## tundra
## comparator_latch
module comparator_latch #
(
  parameter n_to_response_time = -1038,
  parameter p_to_response_time = -1020,
  parameter const_response_time = 1285,
  parameter n_to_tau = -1248,
  parameter p_to_tau = 1037,
  parameter const_tau = 1042,
  parameter n_to_response_time_lh = -1752,
  parameter p_to_response_time_lh = -1006,
  parameter const_response_time_lh = 1185,
  parameter n_to_tau_lh = 1131,
  parameter p_to_tau_lh = -1115,
  parameter const_tau_lh = 1529
)
(
  input clk,
  input reset,
  input sys_clk,
  input [15-1:0] n,
  input [15-1:0] p,
  output [35-1:0] out
);
Size: about 5,700 cells after synthesis, about 25 flip-flops, about 68 I/O pins.
clock: 16.9 ns
lec_check: 0
cap_margin: 20
core_margin: 2
core_utilization: 71
cts_cluster_diameter: 272
cts_cluster_size: 96
place_density: 0.38
slew_margin: 20
run.sh (not shown) runs the stock make flow with config.mk's settings and CLKGATE_MAP_FILE=.
The layout from tundra, despite a flow that completed every stage, fails the layout checks, with the failing checks listed as setup timing.
diff inputs: tundra => harbor
# tundra
export LEC_CHECK = 0
export CAP_MARGIN = 20
export CORE_MARGIN = 2
export CORE_UTILIZATION = 71
export CTS_CLUSTER_DIAMETER = 272
export CTS_CLUSTER_SIZE = 96
export PLACE_DENSITY = 0.38
export SLEW_MARGIN = 20
create_clock -name core_clock -period 16.9 [get_ports {clk}]
# harbor
export LEC_CHECK = 0
export ABC_AREA = 1
export CAP_MARGIN = 20
export CORE_MARGIN = 2
export CORE_UTILIZATION = 71
export CTS_CLUSTER_DIAMETER = 272
export CTS_CLUSTER_SIZE = 96
export HOLD_SLACK_MARGIN = 0.3
export PLACE_DENSITY = 0.38
export SLEW_MARGIN = 20
create_clock -name core_clock -period 13.2 [get_ports {clk}]
==> results <==
Note that the core footprint recorded for harbor amounts to 1.06 times the value seen in tundra. For portion of the post-synthesis area used by sequential elements, tundra and harbor come out practically identical. Relative to tundra, area after synthesis has gone up in harbor. No final results exist for harbor, since it was stopped by error GRT-0232 during global routing (5_1_grt). Instance tally after logic synthesis: harbor > tundra. harbor vs. tundra: instance area at placement went up by 9.2%. In the tables for tundra and harbor, pre-CTS setup slack reads lower with harbor. Comparing post-synthesis share of cell area spent on full adders, half adders and majority gates for tundra and harbor, the bigger number came from tundra. Looking at die area, harbor sits 4500 sq um higher than tundra does. | number of cells in Yosys stat | harbor vs tundra | 1,100 higher |.
Modified inputs, cedar compared to harbor
# harbor
export LEC_CHECK = 0
export ABC_AREA = 1
export CAP_MARGIN = 20
export CORE_MARGIN = 2
export CORE_UTILIZATION = 71
export CTS_CLUSTER_DIAMETER = 272
export CTS_CLUSTER_SIZE = 96
export HOLD_SLACK_MARGIN = 0.3
export PLACE_DENSITY = 0.38
export SLEW_MARGIN = 20
create_clock -name core_clock -period 13.2 [get_ports {clk}]
# cedar
export LEC_CHECK = 0
export CAP_MARGIN = 20
export CORE_MARGIN = 2
export CORE_UTILIZATION = 40
export SLEW_MARGIN = 20
create_clock -name core_clock -period 24.8 [get_ports {clk}]
==> comparison <==
Summary of harbor and cedar: one run falls short of a clean finish, namely harbor. Taking harbor as the reference, in cedar die boundary width now larger; area after synthesis now smaller; simple-gate share of the synthesized area now smaller; share of synthesized area spent on multiplexers comparable. [cedar] die outline height rose 84 microns relative to harbor.
Edits applied to the flow inputs when going from cedar to violet:
# cedar
export LEC_CHECK = 0
export CAP_MARGIN = 20
export CORE_MARGIN = 2
export CORE_UTILIZATION = 40
export SLEW_MARGIN = 20
create_clock -name core_clock -period 24.8 [get_ports {clk}]
# violet
export LEC_CHECK = 0
export CAP_MARGIN = 20
export CORE_MARGIN = 2
export CORE_UTILIZATION = 71
export CTS_CLUSTER_DIAMETER = 344
export MAX_ROUTING_LAYER = met4
export SLEW_MARGIN = 20
create_clock -name core_clock -period 17.7 [get_ports {clk}]
Findings:
violet: all stages done; final checks FAILED (setup timing).
Between violet and cedar, the number of cells after detailed placement is lower for cedar.
Against cedar as the reference, violet delivers a higher length of routed wiring on met1.
Compared with cedar, in violet routed wire length rose by 27%; number of standard-cell rows in the floorplan moved down.
Between violet and cedar, placer's final routability congestion estimate is higher for violet, cedar comes in under that.

========
Setup of build 11:
comparator_latch again, from the RTL that the note above started with.
Settings: LEC_CHECK=0, ABC_AREA=1, CAP_MARGIN=20, CORE_ASPECT_RATIO=1.42, CORE_MARGIN=2, CORE_UTILIZATION=72, CTS_CLUSTER_DIAMETER=211, MAX_ROUTING_LAYER=met4, PLACE_DENSITY_LB_ADDON=0.01, SETUP_SLACK_MARGIN=1.05, SLEW_MARGIN=20; clock period 18.7 ns.
Tool error GRT-0116 stopped build 11 during global routing; no final results.
Relative to build 11, the following input files were edited for build 35:
Settings: CORE_ASPECT_RATIO removed (was 1.42); SETUP_SLACK_MARGIN changed from 1.05 to 2.13; the clock period (ns, I/O delays scaled along) changed from 18.7 to 19.0.
==> comparison <==
- Number of buffers added for setup after CTS was higher in the run labelled build 35.
- Build 35 against build 11: quantity of gates resized following cts dropped 149; horizontal die dimension shows an increase of 19%; die area stayed essentially flat.
- Build 35 against build 11: area fraction in and, or, nand and nor cells after synthesis level, synthesized area per cell held.
- No crash in build 35: every stage finished, but the layout fails its final checks due to setup timing.
- Final weighted congestion of routability-driven global placement: build 35 vs build 11 down 2.6%
- Area after synthesis: build 11 vs build 35, no meaningful difference
Edits applied to the flow inputs when going from build 35 to build 2:
Settings: PLACE_DENSITY_LB_ADDON removed (was 0.01); CORE_UTILIZATION changed from 72 to 40; ABC_AREA removed (was 1); MAX_ROUTING_LAYER removed (was met4); CTS_CLUSTER_DIAMETER removed (was 211); SETUP_SLACK_MARGIN removed (was 2.13); the clock period (ns, I/O delays scaled along) changed from 19.0 to 19.5.
### Flow results
Layout checks on build 35: not met. Flow itself completed; violations: setup timing.
To summarise build 2: no stage aborted, but the layout did not pass its checks, failing on setup timing.
Build 2 ended up with fewer standard cells than build 35.
For build 2, the highest layer used for signal routing was met5, unlike build 35, where it was met4.
Comparing build 2 with build 35, the sequential share of layout area came out essentially unchanged.
On fraction of the mapped netlist area in simple logic gates: build 2 sits below build 35.
Build 2 ended with less number of multi-input combinational cells than build 35.
Build 35 → build 2: count of clock-buffer cells in the layout up 1, total cell area reported by yosys after synthesis shrank by about 5.5%.
Input-level comparison between build 84 and build 2:
Settings: CORE_UTILIZATION changed from 40 to 70; MAX_ROUTING_LAYER newly set to met4.
### Flow results
To summarise build 84: no stage aborted, but the layout did not pass its checks, failing on setup timing. Build 2 had finished all stages when the layout checks came back failing, citing setup timing. Going from build 2 to build 84, wire length went up 11000 um, path length in cells of the critical path went up about 5.3%, setup slack went down 160 ps, fraction of area in registers held, cell count went down 9.0%. In the tables for build 2 and build 84, via count reads higher with build 84. Between build 2 and build 84, utilization after layout increased.

========
Setup of run A:
comparator_latch again, from the RTL that the note above started with.
## comparator_latch
module comparator_latch #
(
  parameter n_to_response_time = -1038,
  parameter p_to_response_time = -1020,
  parameter const_response_time = 1285,
  parameter n_to_tau = -1248,
  parameter p_to_tau = 1037,
  parameter const_tau = 1042,
  parameter n_to_response_time_lh = -1752,
  parameter p_to_response_time_lh = -1006,
  parameter const_response_time_lh = 1185,
  parameter n_to_tau_lh = 1131,
  parameter p_to_tau_lh = -1115,
  parameter const_tau_lh = 1529
)
(
  input clk,
  input reset,
  input sys_clk,
  input [15-1:0] n,
  input [15-1:0] p,
  output [35-1:0] out
);
==> flow/config.mk <==
export PLATFORM = sky130hd
export DESIGN_NAME = comparator_latch
export DESIGN_NICKNAME = comparator_latch
export VERILOG_FILES = /design/flow/design.v
export SDC_FILE = /design/flow/constraint.sdc
export NUM_CORES = 4
export LEC_CHECK = 0
export ABC_AREA = 1
export CAP_MARGIN = 40
export CELL_PAD_IN_SITES_DETAIL_PLACEMENT = 1
export CORE_MARGIN = 10
export CORE_UTILIZATION = 31
export CTS_CLUSTER_DIAMETER = 23
export GPL_ROUTABILITY_DRIVEN = 0
export GPL_TIMING_DRIVEN = 0
export HOLD_SLACK_MARGIN = 0.09
export MIN_ROUTING_LAYER = met2
export PLACE_DENSITY_LB_ADDON = 0.21
export SLEW_MARGIN = 20
==> flow/constraint.sdc <==
create_clock -name core_clock -period 38.1 [get_ports {clk}]
set_input_delay 7.6200 -clock core_clock [delete_from_list [all_inputs] [get_ports {clk}]]
set_output_delay 7.6200 -clock core_clock [all_outputs]
set_load 0.01 [all_outputs]
Per the final summary, run A finished and its layout is clean on timing, DRC and antenna.
The following lists how run B was set up differently from run A:
Settings: a change of CAP_MARGIN from 40 to 25; a deleted GPL_ROUTABILITY_DRIVEN that had been 0; a deleted CTS_CLUSTER_DIAMETER that had been 23.
## What came out
| post-route cell area | run B vs run A | 0.33% lower |. Average wire per cell in the routed design was higher in the run labelled run B. Taking run A as the reference, in run B routed wire length went up; fmax shows a reduction of 0.00025 GHz; detailed router's first-iteration violation count decreased 716; initial antenna violation count decreased 2.
Input-level comparison between run C and run B:
Settings: CORE_UTILIZATION now 71, was 31; GPL_TIMING_DRIVEN no longer set, was 0; CELL_PAD_IN_SITES_DETAIL_PLACEMENT no longer set, was 1; CORE_MARGIN now 2, was 10; MIN_ROUTING_LAYER no longer set, was met2; CAP_MARGIN now 20, was 25; CTS_CLUSTER_DIAMETER now 103, previously not set; HOLD_SLACK_MARGIN no longer set, was 0.09; PLACE_DENSITY_LB_ADDON no longer set, was 0.21; ABC_AREA no longer set, was 1; the clock period (ns, I/O delays scaled along) now 19.6, was 38.1.
Findings:
Status run C: flow complete, layout not clean - negative setup slack
Relative to run B, the critical path depth measured on run C has decreased by a few percent.
Diff run C and run B: multi-input gate count higher in run B
Between run C and run B, non-clock buffer area fraction after layout is lower for run B, run C comes in above that.
The footprint of the multi-input gates of run C is lower than that of run B.
From run B to run C the numbers moved as follows: critical path data arrival time dropped 6610 ps, worst setup slack -11910 ps.
Between run C and run B, it is run C whose number of vias after detailed routing is lower, by 29%.
Going from run B to run C, die area shrinks by 61%.
diff inputs: run C => run D
Settings: CTS_CLUSTER_DIAMETER removed (was 103); CORE_UTILIZATION changed from 71 to 17; the clock period (ns, I/O delays scaled along) changed from 19.6 to 24.8.
Run D went all the way through the flow, and no timing, DRC or antenna check failed.
First-iteration DRC count came out lower on run D than on run C.
Run D vs run C — global-route wire length before repair dropped by more than 10%
Row instance count on the critical path: run D lower / run C higher
